run 1:
==> flow/design.v <==
`timescale 1ns / 1ps
module xbip_dsp48_macro_0 (
    input wire                 CLK,
    input wire                 CE,
    input wire signed  [7:0]   A,
    input wire signed  [7:0]   B,
    input wire signed  [30:0]  C,
    output wire signed [31:0]  P
);
assign P = A * B + C;
endmodule
`timescale 1ns / 1ps
module MAC(
    input wire rstn_i,
    input wire clk_i,
    input wire dsp_enable_i,
    input wire dsp_valid_i,
    input wire signed [7:0] dsp_input_i,
    input wire signed [7:0] dsp_weight_i,
    output wire valid_o_d,
    output reg done_o,
    output wire signed [31:0] dsp_output_o
);
reg signed [30:0] partial_sum;     
reg signed [31:0] dsp_output;
wire signed [31:0] dsp_temp;
wire dsp_valid_o;
reg [1:0] dsp_valid_delay;
assign dsp_output_o = dsp_output;
assign dsp_valid_o = dsp_valid_delay[0];
assign valid_o_d = dsp_valid_delay[1];
always @(posedge clk_i or negedge rstn_i) begin
    if (!rstn_i) begin
        partial_sum <= 0;
    end else if (valid_o_d) begin
        partial_sum <= 0;
    end else begin
        partial_sum <= $signed ({dsp_temp[31],dsp_temp[29:0]});
    end 
end
always @(posedge clk_i or negedge rstn_i) begin
    if (!rstn_i) begin
        dsp_valid_delay <=0;
    end
    else begin
        dsp_valid_delay[0] <= dsp_valid_i;
        dsp_valid_delay[1] <= dsp_valid_delay[0];
    end
end
always @(posedge clk_i or negedge rstn_i) begin    
    if(!rstn_i) begin
        dsp_output <= 0;
        done_o <= 0;
    end
    else if (dsp_valid_o) begin
        dsp_output <= dsp_temp;
        done_o <= 1;
    end
    else begin
        dsp_output <=0;
        done_o <= 0;
    end
end 
xbip_dsp48_macro_0 DSP_for_MAC (
    .CLK(clk_i),              
    .CE(dsp_enable_i),        
    .A(dsp_input_i),          
    .B(dsp_weight_i),         
    .C(partial_sum),          
    .P(dsp_temp)              
);
endmodule
module Quantize
#(
    parameter WIDTH_INPUT       = 32, 
    parameter WIDTH_OUTPUT      = 8,
    parameter NUM_CALCULATE     = 8,
    parameter SCALIING_FACTOR   = 2408, 
    parameter QUANTIZE_BIT      = 8
)
(
    input wire                              clk_i,           
    input wire                              rstn_i,          
    input wire                              i_q_en,          
    input wire signed   [WIDTH_INPUT-1:0]   din_i,           
    output wire signed  [WIDTH_OUTPUT-1:0]  o_qout,          
    output wire                             o_qvalid,        
    output wire                             done_o           
);
    localparam LOCAL_COUNTER = $clog2(NUM_CALCULATE);  
    reg         [LOCAL_COUNTER-1:0] rCnt;                
    reg signed  [WIDTH_INPUT-1:0]   rScaled;             
    reg signed  [WIDTH_OUTPUT-1:0]  rClipped;            
    reg     rEn_delay;                                   
    reg     q_valid;                                     
    reg     q_done;                                      
    always @(posedge clk_i) begin
        if (!rstn_i) begin
            rEn_delay <= 0;                        
        end else begin
            rEn_delay <= i_q_en;                   
        end
    end
    always @(posedge clk_i or negedge rstn_i) begin
        if (!rstn_i) begin
            rScaled <= 0;                           
        end else if(din_i >= 0) begin
            rScaled <= (din_i + SCALIING_FACTOR / 2) / SCALIING_FACTOR;  
        end else begin
            rScaled <= (din_i - SCALIING_FACTOR / 2) / SCALIING_FACTOR;  
        end
    end
    always @(posedge clk_i) begin
        if (!rstn_i) begin
            q_valid <= 0;                          
            q_done  <= 0;                          
        end else if (rEn_delay) begin
            q_valid <= 1;                          
        end else if (rCnt == NUM_CALCULATE-2) begin
            q_done  <= 1;                           
        end else if (rCnt == NUM_CALCULATE-1) begin
            q_done  <= 0;                           
            q_valid <= 0;                          
        end
    end
    always @(posedge clk_i) begin
        if (!rstn_i) begin
            rCnt    <= 0;                              
        end else if(q_valid) begin
            rCnt <= rCnt + 1;                       
        end else begin
            rCnt <= 0;                              
        end
    end
    always @(posedge clk_i or negedge rstn_i) begin
        if (!rstn_i) begin
            rClipped <= 0;                          
        end else if (q_valid | rEn_delay) begin
            case(rScaled[QUANTIZE_BIT:QUANTIZE_BIT-1])
                2'b01:  begin
                    rClipped <= {(QUANTIZE_BIT-1){1'b1}};  
                end
                2'b10:  begin
                    rClipped <= {1'b1,{(QUANTIZE_BIT-1){1'b0}}};  
                end
                default:    begin
                    rClipped <= rScaled[QUANTIZE_BIT-1:0];  
                end
            endcase
        end else begin
            rClipped <= 0;                          
        end
    end    
    assign o_qvalid = q_valid;                     
    assign done_o   = q_done;                        
    assign o_qout   = rClipped;                      
endmodule
module Dequantize
#(
    parameter WIDTH_INPUT       = 32,
    parameter WIDTH_OUTPUT      = 32,
    parameter SCALIING_FACTOR_X = 2408,   
    parameter SCALIING_FACTOR_Y = 134,    
    parameter NUM_COUNTER_BIT   = 3,
    parameter NUM_CALCULATE     = 4
)
(
    input wire  clk_i,                               
    input wire  rstn_i,                              
    input wire signed   [WIDTH_INPUT-1:0]   din_i,   
    input wire  valid_i,                             
    output wire valid_o,                             
    output wire done_o,                              
    output wire signed  [WIDTH_OUTPUT-1:0]  dout_o   
);
    reg         [NUM_COUNTER_BIT-1:0]   rCnt;            
    reg signed  [WIDTH_OUTPUT-1:0]      rScaled;         
    reg         q_done;                                  
    reg [1:0]   valid_delay;                             
    always @(posedge clk_i or negedge rstn_i) begin
        if (!rstn_i) begin
            rScaled <= 0;
        end else begin
            rScaled <= din_i * SCALIING_FACTOR_X * SCALIING_FACTOR_Y; 
        end
    end
    always @(posedge clk_i or negedge rstn_i) begin
        if (!rstn_i) begin
            q_done <= 0;
        end else if (rCnt == NUM_CALCULATE-2) begin
            q_done <= 1;
        end else if (rCnt == NUM_CALCULATE-1) begin
            q_done <= 0;
        end
    end
    always @(posedge clk_i or negedge rstn_i) begin
        if (!rstn_i) begin
            rCnt <= 0;
        end else if (valid_o) begin
            rCnt <= rCnt + 1;
        end else begin
            rCnt <= 0;
        end
    end
    always @(posedge clk_i or negedge rstn_i) begin
        if (!rstn_i) begin
            valid_delay <= 0;
        end else begin
            valid_delay[0] <= valid_i;
            valid_delay[1] <= valid_delay[0];
        end
    end
    assign done_o = q_done;
    assign valid_o = valid_delay[1];
    assign dout_o = rScaled;
endmodule
module top(
    input wire                  clk_i,           
    input wire                  rstn_i,          
    input wire                  start_i,         
    input wire signed   [31:0]  vector_x_i,      
    input wire signed   [31:0]  quant_w_i,       
    output wire                 done_o,          
    output wire signed  [31:0]  dout_o           
);
wire quantize_done;                        
wire dequantize_done;                      
wire signed [7:0]   quantized_data;          
wire signed [31:0]  mac_out [3:0];           
reg signed  [31:0]  mac_o [3:0];             
wire valid;                                
wire mac_done;                             
wire [3:0] mac_done_w;                     
assign mac_done = mac_done_w[0];
reg q_valid;                               
reg [31:0] q_in;                           
Quantize #(
    .WIDTH_INPUT(32), 
    .WIDTH_OUTPUT(8),
    .NUM_CALCULATE(8),                     
    .SCALIING_FACTOR(2408),                
    .QUANTIZE_BIT(8) 
) quantize_inst (
    .clk_i(clk_i),                         
    .rstn_i(rstn_i),                       
    .i_q_en(start_i),                      
    .din_i(vector_x_i),                    
    .o_qout(quantized_data),               
    .o_qvalid(valid),                      
    .done_o(quantize_done)                 
);
genvar i;
generate 
    for (i = 0; i < 4; i = i + 1) begin : mac_gen
        MAC mymac(
            .clk_i(clk_i),                 
            .rstn_i(rstn_i),               
            .dsp_enable_i(valid),          
            .dsp_valid_i(quantize_done),   
            .dsp_input_i(quantized_data),  
            .dsp_weight_i(quant_w_i[32-1-8*i:32-8*(i+1)]),  
            .done_o(mac_done_w[i]),        
            .dsp_output_o(mac_out[i])      
        );
        always @(posedge clk_i or negedge rstn_i) begin
            if (!rstn_i) begin
                mac_o[i] <= 0;             
            end else if (mac_done) begin
                mac_o[i] <= mac_out[i];    
            end
        end
    end
endgenerate
Dequantize #(
    .WIDTH_INPUT(32),                      
    .WIDTH_OUTPUT(32), 
    .SCALIING_FACTOR_X(2408), 
    .SCALIING_FACTOR_Y(134),
    .NUM_COUNTER_BIT(3),                   
    .NUM_CALCULATE(4) 
) dequantize_inst (
    .clk_i(clk_i),                         
    .rstn_i(rstn_i),                       
    .din_i(q_in),                          
    .valid_i(q_valid),                     
    .done_o(dequantize_done),              
    .dout_o(dout_o)                        
);
reg [1:0] qCnt;                            
always @(posedge clk_i or negedge rstn_i) begin
    if (!rstn_i) begin
        qCnt <= 0;                         
    end else if (q_valid) begin
        qCnt <= qCnt + 1;                  
    end
end
always @(posedge clk_i or negedge rstn_i) begin
    if (!rstn_i) begin
        q_valid <= 0;                      
    end else if (mac_done) begin
        q_valid <= 1;                      
    end else if (qCnt == 3) begin
        q_valid <= 0;                      
    end
end
always @(posedge clk_i or negedge rstn_i) begin
    if (!rstn_i) begin
        q_in <= 0;                         
    end else if (q_valid) begin
        q_in <= mac_o[qCnt];               
    end else begin
        q_in <= 0;                         
    end
end
assign done_o = dequantize_done ? 1 : 0;   
endmodule
Settings: LEC_CHECK=0, CAP_MARGIN=30, CELL_PAD_IN_SITES_DETAIL_PLACEMENT=0, CELL_PAD_IN_SITES_GLOBAL_PLACEMENT=3, CORE_ASPECT_RATIO=0.93, CORE_MARGIN=2, CORE_UTILIZATION=40, CTS_CLUSTER_DIAMETER=216, GPL_ROUTABILITY_DRIVEN=0, GPL_TIMING_DRIVEN=0, HOLD_SLACK_MARGIN=-0.05, PLACE_DENSITY_LB_ADDON=0.12, SETUP_SLACK_MARGIN=3.97, SLEW_MARGIN=30, TNS_END_PERCENT=10; clock period 33.0 ns.
run.sh (not shown) runs the stock make flow with config.mk's settings and CLKGATE_MAP_FILE=.
No stage failed in run 1, and the final checks on the layout all came back clean.
[inputs] run 2 vs run 1
- CELL_PAD_IN_SITES_DETAIL_PLACEMENT removed (was 0)
- GPL_ROUTABILITY_DRIVEN removed (was 0)
- HOLD_SLACK_MARGIN removed (was -0.05)
- TNS_END_PERCENT removed (was 10)
- CELL_PAD_IN_SITES_GLOBAL_PLACEMENT removed (was 3)
- SETUP_SLACK_MARGIN removed (was 3.97)
- SLEW_MARGIN changed from 30 to 20
- PLACE_DENSITY_LB_ADDON removed (was 0.12)
- CAP_MARGIN changed from 30 to 20
- GPL_TIMING_DRIVEN removed (was 0)
- CORE_ASPECT_RATIO removed (was 0.93)
- CTS_CLUSTER_DIAMETER removed (was 216)
- the clock period (ns, I/O delays scaled along) changed from 33.0 to 31.4
## What came out
- Hold slack was lower in run 2 than in run 1.
- The worst setup path startpoint comes out vector_x_i[31] in one run and vector_x_i[2] in the other, namely in run 2 and run 1 respectively.
- Compared with run 1, run 2 shows non-clock buffer count lower by 58%.
- Taking run 1 as the reference, in run 2 ratio of final minimum period to clock period now larger, count of clock-buffer cells in the layout has increased.
Inputs modified between run 2 and run 3:
- TNS_END_PERCENT now 30, previously not set
- CTS_CLUSTER_SIZE now 11, previously not set
- the clock period (ns, I/O delays scaled along) now 33.0, was 31.4
Findings:
There was hardly any difference in clock network area share between run 2 and run 3.
Run 2 ended up with o41ai_1 as its slowest stage cell on the critical path; run 3 ended up with a311oi_4.
Total track usage delta (run 3 -> run 2): insignificant
Comparing run 3 and run 2, the lower clock skew was measured on run 2.
The clock insertion delay at the later pin of the skew report was comparable across run 3 and run 2.
--- input diff run 3..run 4 ---
- TNS_END_PERCENT: 30 -> unset
- SETUP_SLACK_MARGIN: unset -> 4.34
- CTS_CLUSTER_SIZE: 11 -> unset
- the clock period (ns, I/O delays scaled along): 33.0 -> 31.4
Results
- First-iteration DRC count: lower on run 3
- Run 4 against run 3.
- The final reports for run 4 and run 3 show area growth from synthesis to final layout higher in the former.
- As far as global route total overflow goes, run 3 and run 4 are indistinguishable; the numbers are identical.

* * *

## job 7569
RTL: the design.v shown in full above, as it stands there.
clock: 5.78 ns
lec_check: 0
cap_margin: 40
core_margin: 2
core_utilization: 72
cts_cluster_size: 10
place_density: 0.38
setup_slack_margin: 1.38
slew_margin: 20
Job 7569 never completed; the flow aborted with a tool error in clock tree synthesis.
The following lists how job 8452 was set up differently from job 7569:
- a change of CAP_MARGIN from 40 to 5
- a deleted SETUP_SLACK_MARGIN that had been 1.38
- a deleted PLACE_DENSITY that had been 0.38
- a change of CORE_UTILIZATION from 72 to 68
- a deleted CTS_CLUSTER_SIZE that had been 10
- a change of the clock period (ns, I/O delays scaled along) from 5.78 to 13.4
[summary]
Side by side, detailed placement HPWL turned out lower in job 8452 than in job 7569. Portion of the post-synthesis area used by sequential elements delta (job 8452 -> job 7569): insignificant. Looking at number of placement rows, job 8452 sits 2 above job 7569. The core area of job 8452 was inferior to that of job 7569. As far as synthesized area is concerned, job 7569 and job 8452 perform about the same. Job 8452 finished all stages; however, its layout fails the closing checks, the failures being negative setup slack. The flow ended early for job 7569: it failed with a tool error in clock tree synthesis. Going from job 7569 to job 8452, routability-driven placement congestion ratio has increased; width of the chip now larger.
Setup changes, job 8452 to job 1037
- CTS_CLUSTER_DIAMETER: unset -> 256
- CAP_MARGIN: 5 -> 20
- ABC_AREA: unset -> 1
- CORE_UTILIZATION: 68 -> 66
- the clock period (ns, I/O delays scaled along): 13.4 -> 6.96
Findings:
The flow ran to completion for all of job 8452 and job 1037 but job 1037, which stopped partway.
Job 1037: GRT-0232 in global routing -> run aborted
Against job 8452, job 1037 comes in 3300 um^2 higher on area enclosed by the die boundary.
| xor-xnor portion of the synthesized cell area | lower: job 1037 |
Relative to job 8452, area fraction in compound gates has decreased by 11 points in job 1037.
Measured against each other, job 8452 and job 1037 differ in area after synthesis, the higher figure coming from job 1037.
Inputs modified between job 1037 and job 3794:
- a change of CORE_UTILIZATION from 66 to 72
- a change of CTS_CLUSTER_DIAMETER from 256 to 358
- a change of the clock period (ns, I/O delays scaled along) from 6.96 to 18.3
==> comparison <==
Although it ran to completion, job 3794 produced a layout that fails the final checks because of negative setup slack.
Looking only at placed cell area, and setting everything else aside, the lower value of job 3794 and job 1037 goes to job 3794.
Of job 3794 and job 1037, job 1037 shows the lower floorplan utilization, with job 3794 above it.
From job 1037 to job 3794 the numbers moved as follows: die area -about 8%; cell count after placement fell by about 8%; post-place setup slack went up.
Comparing job 1037 with job 3794, the clock sink count came out essentially unchanged.
Re fraction of registers with async set or reset after synthesis: no difference whatsoever between job 3794 and job 1037.
Between job 1037 and job 3794, the chip area from the yosys synthesis statistics does not differ in any meaningful way.

* * *

RTL: the design.v shown in full above, as it stands there.
clock: 18.4 ns
lec_check: 0
abc_area: 1
cap_margin: 20
core_margin: 2
core_utilization: 71
hold_slack_margin: 0.29
setup_slack_margin: -1.39
slew_margin: 20
The baseline finished but failed the layout checks on negative setup slack.
Next try:
ABC_AREA = default   (was 1)
CORE_UTILIZATION = 27   (was 71)
HOLD_SLACK_MARGIN = default   (was 0.29)
SETUP_SLACK_MARGIN = default   (was -1.39)
clock period = 31.4 ns   (was 18.4 ns; I/O delays follow)
Effect: Now the flow produced a clean layout; wire length drops by roughly a tenth; clock-buffer cell count went down by 1; synthesized area came out lower slightly; clock skew came out higher by 0.0094 ns; critical path depth falls by 74; core utilization goes down by 54 points; sequential share of layout area is higher by 1.5 points; final cell count is lower by a few percent.
Next try:
CORE_UTILIZATION = 8   (was 27)
clock period = 39.3 ns   (was 31.4 ns; I/O delays follow)
Cell area went up by roughly a tenth.
Via count climbs slightly.
Worst setup slack gets better by 3.0 ns.
Critical path depth came out lower by 3.
Register-to-register slack improves by 7.7 ns.
Core utilization drops by 20 points.
Final cell count came out higher by well over a third.
Clock-buffer cell count goes down by 9.
Next try:
ABC_AREA = 1   (was default)
CORE_UTILIZATION = 71   (was 8)
clock period = 22.3 ns   (was 39.3 ns; I/O delays follow)
What happened: The changed run finished with timing, DRC and antenna clean; non-clock buffer count is higher by 141; worst setup slack gets worse by 4.1 ns.
Next try:
PLACE_DENSITY_LB_ADDON = 0.03   (was default)
SETUP_SLACK_MARGIN = 5.0   (was default)
clock period = 18.3 ns   (was 22.3 ns; I/O delays follow)
This time the run reached the layout checks and failed them: negative setup slack.
Register-to-register slack degrades by 4.3 ns.
Die size does not change.
Critical path depth shrinks by 2.
Setup slack degrades by 2.9 ns.
Wire length climbs by about a fifth.
Cell area rises by roughly a tenth.
Non-clock buffer count rose by 454.
Count of clock-buffer cells in the layout shrinks by 5.
Next try:
CORE_UTILIZATION = 72   (was 71)
MAX_ROUTING_LAYER = met4   (was default)
clock period = 20.7 ns   (was 18.3 ns; I/O delays follow)
This time the run stopped in global routing, error ODB-0269. Synthesized cell count is unchanged. Synthesized area stays the same. Die area came out lower by 1.4%.
